==> indigo: inputs <==
Design archon_top, start of the top module:
module archon_top (
    input wire clk,
    input wire reset,  
    input wire [15:0] external_entropy_in,  
    input wire [7:0] analog_entropy_raw,    
    input wire [1:0] ml_predicted_action,  
    input wire ml_risk_flag_top,           
    input wire manual_lock_top,            
    input wire analog_lock_override,
    input wire analog_flush_override,
    input wire quantum_override_signal,  
    input wire [1:0] mission_profile,          
    input wire override_authentication_valid,  
    input wire [7:0] entropy_threshold_fsm,    
    output wire [3:0] cpu_debug_pc,
    output wire [15:0] cpu_debug_instr,
    output wire cpu_debug_stall,
    output wire cpu_debug_flush,
    output wire cpu_debug_lock,
    output wire [7:0] cpu_debug_fsm_entropy_log,
    output wire [2:0] cpu_debug_fsm_instr_type_log,
    output wire cpu_debug_hazard_flag,
    output wire [1:0] cpu_debug_fsm_state,
    output wire cpu_debug_shock_detected,
    output wire [1:0] cpu_debug_classified_entropy,
    output wire system_enable_fire_pulse  
);
make LEC_CHECK=0 ABC_AREA=1 CAP_MARGIN=15 CORE_ASPECT_RATIO=1.25 CORE_MARGIN=4 CORE_UTILIZATION=70 CTS_CLUSTER_DIAMETER=52 CTS_CLUSTER_SIZE=72 GPL_ROUTABILITY_DRIVEN=1 MAX_ROUTING_LAYER=met5 SETUP_SLACK_MARGIN=2.31 SLEW_MARGIN=25 TNS_END_PERCENT=10 finish   # period 15.6 ns
run.sh (not shown) runs the stock make flow with config.mk's settings and CLKGATE_MAP_FILE=.
==> inputs of onyx, as changes to indigo <==
Settings changed: ABC_AREA 1 to default, CAP_MARGIN 15 to 20, CORE_ASPECT_RATIO 1.25 to default, CORE_MARGIN 4 to 2, CORE_UTILIZATION 70 to 40, CTS_CLUSTER_DIAMETER 52 to default, CTS_CLUSTER_SIZE 72 to 92, GPL_ROUTABILITY_DRIVEN 1 to default, MAX_ROUTING_LAYER met5 to default, SETUP_SLACK_MARGIN 2.31 to -0.2, SLEW_MARGIN 25 to 20, TNS_END_PERCENT 10 to default.
==> flow/constraint.sdc (replaced) <==
create_clock -name core_clock -period 6.73 [get_ports {clk}]
set_input_delay 1.3460 -clock core_clock [delete_from_list [all_inputs] [get_ports {clk}]]
set_output_delay 1.3460 -clock core_clock [all_outputs]
set_load 0.01 [all_outputs]
==> inputs of harbor, as changes to indigo <==
Settings changed: CORE_ASPECT_RATIO 1.25 to 0.99, CORE_MARGIN 4 to 2, CORE_UTILIZATION 70 to 68, CTS_CLUSTER_DIAMETER 52 to default, CTS_CLUSTER_SIZE 72 to 32, GPL_ROUTABILITY_DRIVEN 1 to default, MAX_ROUTING_LAYER met5 to met4, SETUP_SLACK_MARGIN 2.31 to default, SLEW_MARGIN 25 to 15, TNS_END_PERCENT 10 to 95.
==> flow/constraint.sdc (replaced) <==
create_clock -name core_clock -period 14.1 [get_ports {clk}]
set_input_delay 2.8200 -clock core_clock [delete_from_list [all_inputs] [get_ports {clk}]]
set_output_delay 2.8200 -clock core_clock [all_outputs]
set_load 0.01 [all_outputs]
==> GITHUB_STEP_SUMMARY <==
### Metrics collected by this job

| Metric | Value |
|---|---|
| Top power group | `combinational cells` |
| Top cells by count, synth | `723 x nand2_1, 502 x inv_1, 358 x dfrtp_1` |
| Placed cell areas | `27130 um^2` |
| P_comb | `between 4000 and 5000 uW` |
| WL met2 | `33.15 mm` |
| Switching share of power | `47.46%` |
| Postcts setup bufs | `9` |
| Power per cell area | `224.9 nW/um^2` |
| Period Utilization, post-route | `between 80% and 90%` |
| Syn Inst Count | `3155` |
| Run status | `complete, no violations` |
(the above is from indigo)
==> GITHUB_STEP_SUMMARY <==
### Metrics collected by this job

| Metric | Value |
|---|---|
| Final Hold Vio Count | `0` |
| Placed cell areas | `between 20000 and 30000 um^2` |
| Syn Inst Count | `3155` |
| Largest cell class by area | `combinational gates` |
| Fmax | `about 0.075 GHz` |
| Period Utilization, post-route | `94.31%` |
| Root buf cell | `clkbuf_16` |
| Top cells by count, synth | `723 x nand2_1, 502 x inv_1, 358 x dfrtp_1` |
| Run status | `complete, no violations` |
| Switching share of power | `46.66%` |
| Area Growth Syn to Fin | `10.01%` |
| Reg-to-Reg End | `u_pipeline_cpu.i_entropy_fsm.current_state[1]` |
| Setup CP Type | `primary input to output pin` |
| Postcts setup bufs | `0` |
| Number of cells on the critical path | `33` |
| WL met2 | `~32 mm` |
| Hold path cells | `0` |
(the above is from harbor)
==> GITHUB_STEP_SUMMARY <==
### Metrics collected by this job

| Metric | Value |
|---|---|
| Run status | `failed layout checks` |
| Layout check faults | `setup timing` |
| Switching share of power | `roughly a third` |
| P_comb | `1850 uW` |
| Worst setup margin | `-2.804 ns` |
| WL met2 | `35.14 mm` |
| Worst path bufs/invs | `9` |
| CTS Buffer Depth | `3` |
| Comb. cell area | `17290 um^2` |
| Postcts setup bufs | `34` |
| Die X | `267.1 um` |
| Hold Path Class | `flop to flop` |
| Core ar. | `68590 um^2` |
| Period Utilization, post-route | `141.7%` |
| Top cells by count, synth | `358 x dfrtp_1, 282 x inv_1, 225 x mux2_2` |
| # setup viols final | `3` |
| Top power group | `registers` |
| Placed cell areas | `30630 um^2` |
(the above is from onyx)

========
==> build 8 <==
Starting RTL as in the previous note.
// archon_top
module archon_top (
    input wire clk,
    input wire reset,  
    input wire [15:0] external_entropy_in,  
    input wire [7:0] analog_entropy_raw,    
    input wire [1:0] ml_predicted_action,  
    input wire ml_risk_flag_top,           
    input wire manual_lock_top,            
    input wire analog_lock_override,
    input wire analog_flush_override,
    input wire quantum_override_signal,  
    input wire [1:0] mission_profile,          
    input wire override_authentication_valid,  
    input wire [7:0] entropy_threshold_fsm,    
    output wire [3:0] cpu_debug_pc,
    output wire [15:0] cpu_debug_instr,
    output wire cpu_debug_stall,
    output wire cpu_debug_flush,
    output wire cpu_debug_lock,
    output wire [7:0] cpu_debug_fsm_entropy_log,
    output wire [2:0] cpu_debug_fsm_instr_type_log,
    output wire cpu_debug_hazard_flag,
    output wire [1:0] cpu_debug_fsm_state,
    output wire cpu_debug_shock_detected,
    output wire [1:0] cpu_debug_classified_entropy,
    output wire system_enable_fire_pulse  
);
    wire archon_top_internal_hazard_to_cpu = 1'b0;  
    pipeline_cpu u_pipeline_cpu (
        .clk(clk),
        .reset(reset),
        .external_entropy_in(external_entropy_in),
        .analog_entropy_raw_in(analog_entropy_raw),
        .ml_predicted_action(ml_predicted_action),  
        .ml_risk_flag_in(ml_risk_flag_top),
        .manual_lock_in(manual_lock_top),
        .internal_hazard_flag_for_fsm(archon_top_internal_hazard_to_cpu),
        .analog_lock_override_in(analog_lock_override),
        .analog_flush_override_in(analog_flush_override),
  ...
clock: 25.1 ns
lec_check: 0
abc_area: 0
cap_margin: 40
cell_pad_in_sites_global_placement: 1
core_margin: 10
core_utilization: 41
cts_cluster_diameter: 382
gpl_timing_driven: 1
hold_slack_margin: -0.04
max_routing_layer: met4
setup_slack_margin: -1.98
slew_margin: 20
tns_end_percent: 20
==> trial 46: changes against build 8 <==
Settings changed: ABC_AREA 0 to default, CAP_MARGIN 40 to 20, CELL_PAD_IN_SITES_GLOBAL_PLACEMENT 1 to default, CORE_MARGIN 10 to 2, CORE_UTILIZATION 41 to 52, CTS_CLUSTER_DIAMETER 382 to default, GPL_TIMING_DRIVEN 1 to default, HOLD_SLACK_MARGIN -0.04 to default, MAX_ROUTING_LAYER met4 to default, SETUP_SLACK_MARGIN -1.98 to default, TNS_END_PERCENT 20 to default.
==> flow/constraint.sdc (replaced) <==
create_clock -name core_clock -period 10.1 [get_ports {clk}]
set_input_delay 2.0200 -clock core_clock [delete_from_list [all_inputs] [get_ports {clk}]]
set_output_delay 2.0200 -clock core_clock [all_outputs]
set_load 0.01 [all_outputs]
==> trial 31: changes against build 8 <==
Settings changed: ABC_AREA 0 to default, CAP_MARGIN 40 to 20, CELL_PAD_IN_SITES_GLOBAL_PLACEMENT 1 to default, CORE_MARGIN 10 to 2, CORE_UTILIZATION 41 to 66, CTS_CLUSTER_DIAMETER 382 to default, GPL_TIMING_DRIVEN 1 to default, HOLD_SLACK_MARGIN -0.04 to default, MAX_ROUTING_LAYER met4 to default, SETUP_SLACK_MARGIN -1.98 to default, TNS_END_PERCENT 20 to default.
==> flow/constraint.sdc (replaced) <==
create_clock -name core_clock -period 13.0 [get_ports {clk}]
set_input_delay 2.6000 -clock core_clock [delete_from_list [all_inputs] [get_ports {clk}]]
set_output_delay 2.6000 -clock core_clock [all_outputs]
set_load 0.01 [all_outputs]
==> trial 33: changes against build 8 <==
Settings changed: ABC_AREA 0 to default, CAP_MARGIN 40 to 20, CELL_PAD_IN_SITES_GLOBAL_PLACEMENT 1 to default, CORE_MARGIN 10 to 2, CORE_UTILIZATION 41 to 72, CTS_CLUSTER_DIAMETER 382 to default, CTS_CLUSTER_SIZE from default to 13, GPL_TIMING_DRIVEN 1 to default, HOLD_SLACK_MARGIN -0.04 to default, MAX_ROUTING_LAYER met4 to default, SETUP_SLACK_MARGIN -1.98 to 0.94, TNS_END_PERCENT 20 to default.
==> flow/constraint.sdc (replaced) <==
create_clock -name core_clock -period 6.22 [get_ports {clk}]
set_input_delay 1.2440 -clock core_clock [delete_from_list [all_inputs] [get_ports {clk}]]
set_output_delay 1.2440 -clock core_clock [all_outputs]
set_load 0.01 [all_outputs]
==> qor summary <==
quantity	build 8	trial 33	trial 46	trial 31
Final number of setup-violating endpoints	0	3	1	0
Max rail drop VDD	0.04551 mV	0.2779 mV	0.1093 mV	0.1574 mV
Antenna diode count	0	3	0	0
Multi-input combinational area share	54.87%	53.92%	54.86%	55.61%
Total of fill cells in the finished design	6,418	1,950	4,566	3,099
Area of the core	0.06704 mm2	0.03776 mm2	0.05255 mm2	0.04167 mm2
Final std cell area, no fill	0.03081 mm2	0.03276 mm2	0.03123 mm2	0.03047 mm2
Unrepaired setup endpoints after global routing	no	yes	yes	no
Worst-Skew Late Latency	0.59 ns	0.59 ns	0.60 ns	0.58 ns
MI comb area	0.01691 mm2	0.01767 mm2	0.01713 mm2	0.01694 mm2
Run status	finished clean	failed layout checks	failed layout checks	finished clean
Violated checks	-	setup timing	setup timing	-
All-layer global routing usage	19.37%	39.09%	25.43%	31.89%
Vias in the first global route	21,067	23,647	21,256	21,595
Worst-margin pin slew	0.8416 ns	1.077 ns	1.110 ns	1.084 ns
Clock Skews	0.02448 ns	0.02706 ns	0.03039 ns	0.02882 ns
Sequential-cell power consumption	0.686 mW	2.79 mW	1.70 mW	1.33 mW
Power consumption	1.770 mW	7.521 mW	4.511 mW	3.404 mW
Clock buffer count	60	51	59	49
Die Span X	279.8 um	200.1 um	234.7 um	208.8 um
Placer's final routability congestion estimate	0.8429	0.9380	0.8728	0.9216
Power is estimated from default activity; no workload was simulated.
